Design top, start of the top module:
module top(input logic [15:0]  data_i,
           input logic         valid_i,
           input logic         clk,
           input logic         rst_n,
           output logic        ready_o,
           output logic valid_o,
           output logic [31:0] password_o);
==> flow/config.mk <==
export PLATFORM = sky130hd
export DESIGN_NAME = top
export DESIGN_NICKNAME = top
export VERILOG_FILES = /design/flow/design.v
export SDC_FILE = /design/flow/constraint.sdc
export NUM_CORES = 4
export LEC_CHECK = 0
export ABC_AREA = 1
export CAP_MARGIN = 0
export CORE_MARGIN = 2
export CORE_UTILIZATION = 72
export CTS_CLUSTER_DIAMETER = 365
export CTS_CLUSTER_SIZE = 14
export PLACE_DENSITY = 0.37
export SLEW_MARGIN = 20
==> flow/constraint.sdc <==
create_clock -name core_clock -period 6.56 [get_ports {clk}]
set_input_delay 1.3120 -clock core_clock [delete_from_list [all_inputs] [get_ports {clk}]]
set_output_delay 1.3120 -clock core_clock [all_outputs]
set_load 0.01 [all_outputs]
run.sh (not shown) runs the stock make flow with config.mk's settings and CLKGATE_MAP_FILE=.
The starting point failed in global routing (5_1_grt) (GRT-0116).
Then changed:
--- a/flow/config.mk
+++ b/flow/config.mk
@@ -8,2 +8 @@
-export ABC_AREA = 1
-export CAP_MARGIN = 0
+export CAP_MARGIN = 20
@@ -11,4 +10,2 @@
-export CORE_UTILIZATION = 72
-export CTS_CLUSTER_DIAMETER = 365
-export CTS_CLUSTER_SIZE = 14
-export PLACE_DENSITY = 0.37
+export CORE_UTILIZATION = 40
+export PLACE_DENSITY = 0.6
==> flow/constraint.sdc (replaced) <==
create_clock -name core_clock -period 12.6 [get_ports {clk}]
set_input_delay 2.5200 -clock core_clock [delete_from_list [all_inputs] [get_ports {clk}]]
set_output_delay 2.5200 -clock core_clock [all_outputs]
set_load 0.01 [all_outputs]
After rerunning:
- With this change the flow completed with no timing, DRC or antenna violations
- synthesized cell count came out lower by about a fifth
- area after synthesis shrinks by a few percent
- die area came out higher by well over a third
Then changed:
--- a/flow/config.mk
+++ b/flow/config.mk
@@ -10,2 +10,2 @@
-export CORE_UTILIZATION = 40
-export PLACE_DENSITY = 0.6
+export CORE_UTILIZATION = 46
+export GPL_ROUTABILITY_DRIVEN = 0
==> flow/constraint.sdc (replaced) <==
create_clock -name core_clock -period 13.0 [get_ports {clk}]
set_input_delay 2.6000 -clock core_clock [delete_from_list [all_inputs] [get_ports {clk}]]
set_output_delay 2.6000 -clock core_clock [all_outputs]
set_load 0.01 [all_outputs]
What happened: Global-route usage came out higher by 3.1 points. Design area decreases by 1.2%. Die area came out lower by 13%. Setup slack gains 93 ps.
Then changed:
--- a/flow/config.mk
+++ b/flow/config.mk
@@ -8,2 +8,3 @@
-export CAP_MARGIN = 20
-export CORE_MARGIN = 2
+export CAP_MARGIN = 15
+export CORE_ASPECT_RATIO = 0.54
+export CORE_MARGIN = 10
@@ -11 +12,5 @@
-export GPL_ROUTABILITY_DRIVEN = 0
+export CTS_CLUSTER_DIAMETER = 279
+export GPL_ROUTABILITY_DRIVEN = 1
+export GPL_TIMING_DRIVEN = 0
+export MAX_ROUTING_LAYER = met4
+export MIN_ROUTING_LAYER = met1
- The changed run ran to the end with no violations
- routed wire length went up by 22%
- cell count went up by 2.5%
- worst hold slack gets worse by 9.2 ps
- die size goes up by 17%
- worst setup slack gets worse by 140 ps
- core utilization goes up by 0.99 points
- synthesized cell count does not change
- final area climbs by 2.2%
- sequential cell count is unchanged
Then changed:
==> flow/config.mk (replaced) <==
export PLATFORM = sky130hd
export DESIGN_NAME = top
export DESIGN_NICKNAME = top
export VERILOG_FILES = /design/flow/design.v
export SDC_FILE = /design/flow/constraint.sdc
export NUM_CORES = 4
export LEC_CHECK = 0
export CAP_MARGIN = 40
export CORE_MARGIN = 2
export CORE_UTILIZATION = 40
export HOLD_SLACK_MARGIN = 0.11
export PLACE_DENSITY = 0.6
export SLEW_MARGIN = 20
After rerunning:
- The new run completed without violations
- final area went down by about 1.8%
- via count decreases by 5.7%
- cell count increases by 0.68%
- synthesized cell count is unchanged
- wire length shrinks by about 16%
- setup slack gains 94 ps
- synthesized area stays the same
- count of clock-buffer cells in the layout went down by 1
- sequential share of layout area climbs by 0.42 points

---

top again, from the RTL that the note above started with.
Settings: LEC_CHECK=0, CAP_MARGIN=5, CORE_MARGIN=2, CORE_UTILIZATION=46, CTS_CLUSTER_DIAMETER=278, CTS_CLUSTER_SIZE=11, MAX_ROUTING_LAYER=met4, PLACE_DENSITY=0.57, SLEW_MARGIN=30, TNS_END_PERCENT=95; clock period 16.1 ns.
Then changed:
==> flow/config.mk (replaced) <==
export PLATFORM = sky130hd
export DESIGN_NAME = top
export DESIGN_NICKNAME = top
export VERILOG_FILES = /design/flow/design.v
export SDC_FILE = /design/flow/constraint.sdc
export NUM_CORES = 4
export LEC_CHECK = 0
export ABC_AREA = 1
export CAP_MARGIN = 20
export CORE_MARGIN = 2
export CORE_UTILIZATION = 72
export PLACE_DENSITY_LB_ADDON = 0.28
export SLEW_MARGIN = 40
==> flow/constraint.sdc (replaced) <==
create_clock -name core_clock -period 9.25 [get_ports {clk}]
set_input_delay 1.8500 -clock core_clock [delete_from_list [all_inputs] [get_ports {clk}]]
set_output_delay 1.8500 -clock core_clock [all_outputs]
set_load 0.01 [all_outputs]
Effect: This time the run stopped in global routing (GRT-0232). Synthesized cell count goes up by 24%. Die size shrinks by 33%. Area after synthesis is higher by 4.2%.
Then changed:
--- a/flow/config.mk
+++ b/flow/config.mk
@@ -8,2 +8,2 @@
-export ABC_AREA = 1
-export CAP_MARGIN = 20
+export CAP_MARGIN = 40
+export CORE_ASPECT_RATIO = 0.72
@@ -12,2 +12 @@
-export PLACE_DENSITY_LB_ADDON = 0.28
-export SLEW_MARGIN = 40
+export SLEW_MARGIN = 20
==> flow/constraint.sdc (replaced) <==
create_clock -name core_clock -period 10.4 [get_ports {clk}]
set_input_delay 2.0800 -clock core_clock [delete_from_list [all_inputs] [get_ports {clk}]]
set_output_delay 2.0800 -clock core_clock [all_outputs]
set_load 0.01 [all_outputs]
After rerunning: Now the flow finished but fails on setup timing; die size is lower by 3.9%; synthesized cell count went down by 19%; area after synthesis drops by 4.0%.
Then changed:
--- a/flow/config.mk
+++ b/flow/config.mk
@@ -8,2 +8 @@
-export CAP_MARGIN = 40
-export CORE_ASPECT_RATIO = 0.72
+export CAP_MARGIN = 0
@@ -11,0 +11,2 @@
+export PLACE_DENSITY_LB_ADDON = 0.0
+export SETUP_SLACK_MARGIN = 0.91
The changed run produced a layout that fails on setup timing.
Utilization increases by 0.47 points.
Via count came out higher by 7.2%.
Fmax decreases by 7.4%.

---

The RTL this note starts from:
==> flow/design.v <==
module divider(
    input logic [15:0]  dividend,
    output logic [15:0] quotient,
    output logic [15:0] remainder
);
    localparam logic[15:0] MAGIC = 16'h000047AF;
    logic [31:0]           temp;
    logic [31:0]           q;
    logic [15:0]           diff, t;
    assign temp = MAGIC * dividend[14:0];
    assign q = temp[31:16];
    assign diff = (dividend[14:0] - q) >> 1;
    assign t = diff + q;
    assign quotient = t >> 6;
    assign remainder[14:0] = dividend[14:0] - ((quotient << 6) + (quotient << 5) + (quotient << 2));
    assign remainder[15] = dividend[15];
endmodule
module input_circuit(
    input logic clk,
    input logic rst_n,
    input logic init_i,
    input logic stop_i,
    input logic [15:0] data_i,
    input logic valid_1,
    output logic ready_1,
    output logic [15:0] data_o,
    output logic valid_2,
    input  logic ready_2,
    output logic[15:0] total_num_turns_o
);
    logic[15:0] skid_buffer;
    logic       skid_buffer_empty;
    logic       r_init;
    logic       t1_done, t2_done;
    assign t1_done = ready_1 && valid_1;
    assign t2_done = ready_2 && valid_2;
    always_ff @(posedge clk) begin
        if(!rst_n) begin
            ready_1 <= 0;
        end
        else begin
            if(r_init)
              ready_1 <= !t1_done;
            else begin
                if(!stop_i) begin
                    if(skid_buffer_empty) begin
                        if((!valid_2) || t2_done)
                          ready_1 <= 1;
                        else ready_1 <= 0;
                    end else ready_1 <= 0;
                end
                else
                    ready_1 <= 0;
            end
        end
    end
    always_ff @(posedge clk) begin
        if(!rst_n) begin
            valid_2 <= 0;
        end
        else begin
            if(r_init)
              valid_2 <= 0;
            else begin
                if(t2_done) begin
                    if(skid_buffer_empty) begin
                        if(t1_done) begin
                            data_o <= data_i;
                            valid_2 <= 1;
                        end
                        else begin
                            valid_2 <= 0;
                        end
                    end
                    else begin
                        data_o <= skid_buffer;
                        valid_2 <= 1;
                    end
                end
                else if(!valid_2) begin
                    if(t1_done) begin
                        data_o <= data_i;
                        valid_2 <= 1;
                    end
                end
            end
        end
    end
    always_ff @(posedge clk) begin
        if(!rst_n) begin
            r_init <= 0;
            skid_buffer_empty <= 1;
        end
        else begin
            if(r_init) begin
                if(t1_done) begin
                    r_init <= 0;
                    total_num_turns_o <= data_i;
                end
            end
            else begin
                if(init_i)
                    r_init <= 1;
                if(t1_done && valid_2 && !t2_done) begin
                    skid_buffer <= data_i;
                    skid_buffer_empty <= 0;
                end
                else if(!t1_done && t2_done && !skid_buffer_empty) begin
                    skid_buffer_empty <= 1;
                end
            end
        end
    end
endmodule
module dial_solver(
        input logic [15:0] val,
        input logic        valid_i,
        input logic        clk,
        input logic        rst_n,
        input logic [15:0] full_turns,
        output logic       ready,
        output logic       valid,
        output logic [31:0] password
);
    logic signed[31:0] dial;
    logic signed[31:0] old_dial;
    logic [15:0] rval;
    typedef enum logic {
        LEFT = 0,
        RIGHT = 1
    } turn_t;
    typedef enum logic[2:0]{
        IDLE,
        READY,
        CHECK_TURN,
        R_END,
        L_END
    }state_t;
    logic turn;
    state_t state;
    assign turn = rval[15];
    always_ff @(posedge clk) begin
        if(!rst_n) begin
            ready <= 0;
            password <= 0;
            dial <= 50;
            state <= IDLE;
        end
        else begin
            unique case(state)
                IDLE: begin
                    ready <= 1;
                    state <= READY;
                end
                READY: begin
                    if(valid_i) begin
                      old_dial <= dial;
                      password <= password + full_turns;
                      rval <= val;
                      state <= CHECK_TURN;
                      ready <= 0;
                    end
                end
                CHECK_TURN: begin
                    if(turn == RIGHT) begin
                      dial <= dial + rval[14:0];
                      state <= R_END;
                    end
                    else begin
                      dial <= dial - rval[14:0];
                      state <= L_END;
                    end
                end
                R_END: begin
                    if(dial > 99) begin
                        dial <= dial - 100;
                        password <= password + 1;
                    end
                    state <= READY;
                    ready <= 1;
                end
                L_END: begin
                    if(dial < 0) begin
                      dial <= dial + 100;
                    end
                    if((dial < 0 || dial == 0) && old_dial != 0)
                        password <= password + 1;
                    state <= READY;
                    ready <= 1;
                end
            endcase
        end
    end
endmodule
module top(input logic [15:0]  data_i,
           input logic         valid_i,
           input logic         clk,
           input logic         rst_n,
           output logic        ready_o,
           output logic valid_o,
           output logic [31:0] password_o);
    logic [15:0] dividend;
    logic [15:0] quotient;
    logic [15:0] remainder;
    logic        init;
    logic        stop;
    logic [31:0] turns;
    logic        ready1;
    logic        valid2, ready2;
    logic        valid3;
    logic [15:0] cnt;
    logic [15:0] total_num_turns;
    typedef enum logic[2:0] {
        IDLE,
        CHECK_TOTAL_CNT,
        ACTIVE,
        WAIT1,
        WAIT2,
        DONE
    }state_t;
    state_t state;
    always_ff @(posedge clk) begin
        if(!rst_n) begin
            state <= IDLE;
            valid_o <= 0;
            init <= 1;
            stop <= 1;
            cnt <= 0;
        end
        else begin
            unique case(state)
                IDLE: begin
                    if(valid_i && ready_o) begin
                        init <= 0;
                        state <= CHECK_TOTAL_CNT;
                    end
                end
                CHECK_TOTAL_CNT: begin
                    if(cnt == total_num_turns) begin
                        state <= DONE;
                    end
                    else begin
                        state <= ACTIVE;
                        stop <= 0;
                        init <= 0;
                    end
                end
                ACTIVE:begin
                    if(ready_o && valid_i) begin
                        cnt <= cnt + 1;
                        if(cnt + 1 == total_num_turns) begin
                            state <= WAIT1;
                            stop <= 1;
                        end
                    end
                end
                WAIT1: begin
                    state <= WAIT2;
                end
                WAIT2: begin
                    if(ready2 && !valid2) begin
                        valid_o <= 1;
                        state <= DONE;
                    end
                end
                DONE:begin
                    valid_o <= 0;
                    stop <= 1;
                    init <= 1;
                    state <= IDLE;
                end
            endcase
        end
    end
    input_circuit ic (
        .clk (clk),
        .rst_n (rst_n),
        .data_i (data_i),
        .valid_1 (valid_i),
        .ready_1 (ready_o),
        .data_o (dividend),
        .valid_2 (valid2),
        .ready_2 (ready2),
        .total_num_turns_o (total_num_turns),
        .init_i (init),
        .stop_i (stop));
    divider d(.dividend (dividend),
              .quotient (quotient),
              .remainder (remainder));
    dial_solver ds(.val (remainder),
                  .valid_i (valid2),
                  .clk (clk),
                  .rst_n (rst_n),
                  .ready (ready2),
                  .valid (valid_3),
                  .password (password_o),
                  .full_turns (quotient));
endmodule
Settings: LEC_CHECK=0, CAP_MARGIN=20, CORE_MARGIN=2, CORE_UTILIZATION=72, CTS_CLUSTER_DIAMETER=331, CTS_CLUSTER_SIZE=39, HOLD_SLACK_MARGIN=-0.1, MAX_ROUTING_LAYER=met5, PLACE_DENSITY=0.65, SETUP_SLACK_MARGIN=-0.61, SLEW_MARGIN=40, TNS_END_PERCENT=75; clock period 8.75 ns.
The starting point finished but fails on negative setup slack.
Then changed:
Settings changed: ABC_AREA set to 1, CTS_CLUSTER_DIAMETER 331 to 278, CTS_CLUSTER_SIZE 39 to 27, HOLD_SLACK_MARGIN -0.1 to unset, PLACE_DENSITY 0.65 to unset, PLACE_DENSITY_LB_ADDON set to 0.22, SETUP_SLACK_MARGIN -0.61 to unset, SLEW_MARGIN 40 to 5.
Clock period 8.75 ns to 11.5 ns, I/O delays scaled along.
The changed run finished with timing, DRC and antenna clean.
Sequential share of layout area increases by 2.5 points.
Wire length decreases by about 27%.
Die size increases by 4.1%.
Count of clock-buffer cells in the layout increases by 1.
Cell count increases by 7.2%.
Worst hold slack degrades by 0.014 ns.
Setup slack improves by 4.9 ns.
Via count decreases by 7.7%.
Global-route usage decreases by 6.2 points.
Then changed:
Settings changed: ABC_AREA 1 to unset, CORE_UTILIZATION 72 to 67, CTS_CLUSTER_SIZE 27 to 11, PLACE_DENSITY set to 0.95, PLACE_DENSITY_LB_ADDON 0.22 to unset, SLEW_MARGIN 5 to 20, TNS_END_PERCENT 75 to 100.
Clock period 11.5 ns to 8.22 ns, I/O delays scaled along.
=> With this change the flow failed in global routing with GRT-0116; synthesized cell count shrinks by 19%; die area grows by 3.1%; synthesized area shrinks by 4.0%.
Then changed:
Settings changed: CAP_MARGIN 20 to 40, CORE_UTILIZATION 67 to 66, CTS_CLUSTER_SIZE 11 to 92, HOLD_SLACK_MARGIN set to 0.26, PLACE_DENSITY 0.95 to unset, PLACE_DENSITY_LB_ADDON set to 0.05, SLEW_MARGIN 20 to 40, TNS_END_PERCENT 100 to 5.
Outcome: The changed run ran to the end with violations: negative setup slack. Synthesized area is unchanged. Synthesized cell count does not change. Die area goes up by 1.5%.
Then changed:
Settings changed: CAP_MARGIN 40 to 20, CORE_UTILIZATION 66 to 62, CTS_CLUSTER_SIZE 92 to 37, HOLD_SLACK_MARGIN 0.26 to unset, TNS_END_PERCENT 5 to 75.
After rerunning: The new run finished but fails on negative setup slack. Maximum frequency rises by 1.4%. Routed wire length falls by 12%.
Then changed:
Settings changed: CORE_UTILIZATION 62 to 70, CTS_CLUSTER_SIZE 37 to 39, HOLD_SLACK_MARGIN set to -0.1, PLACE_DENSITY set to 0.65, PLACE_DENSITY_LB_ADDON 0.05 to unset, SETUP_SLACK_MARGIN set to 2.17.
Clock period 8.22 ns to 8.75 ns, I/O delays scaled along.
Effect: The changed run finished but failed the layout checks on negative setup slack. Core utilization increases by 11 points. Die size decreases by 11%. Sequential share of layout area is about the same. Wire length increases by 28%. Via count increases by 12%. Final cell count decreases by 0.95%. Worst setup slack is worse by 0.44 ns.
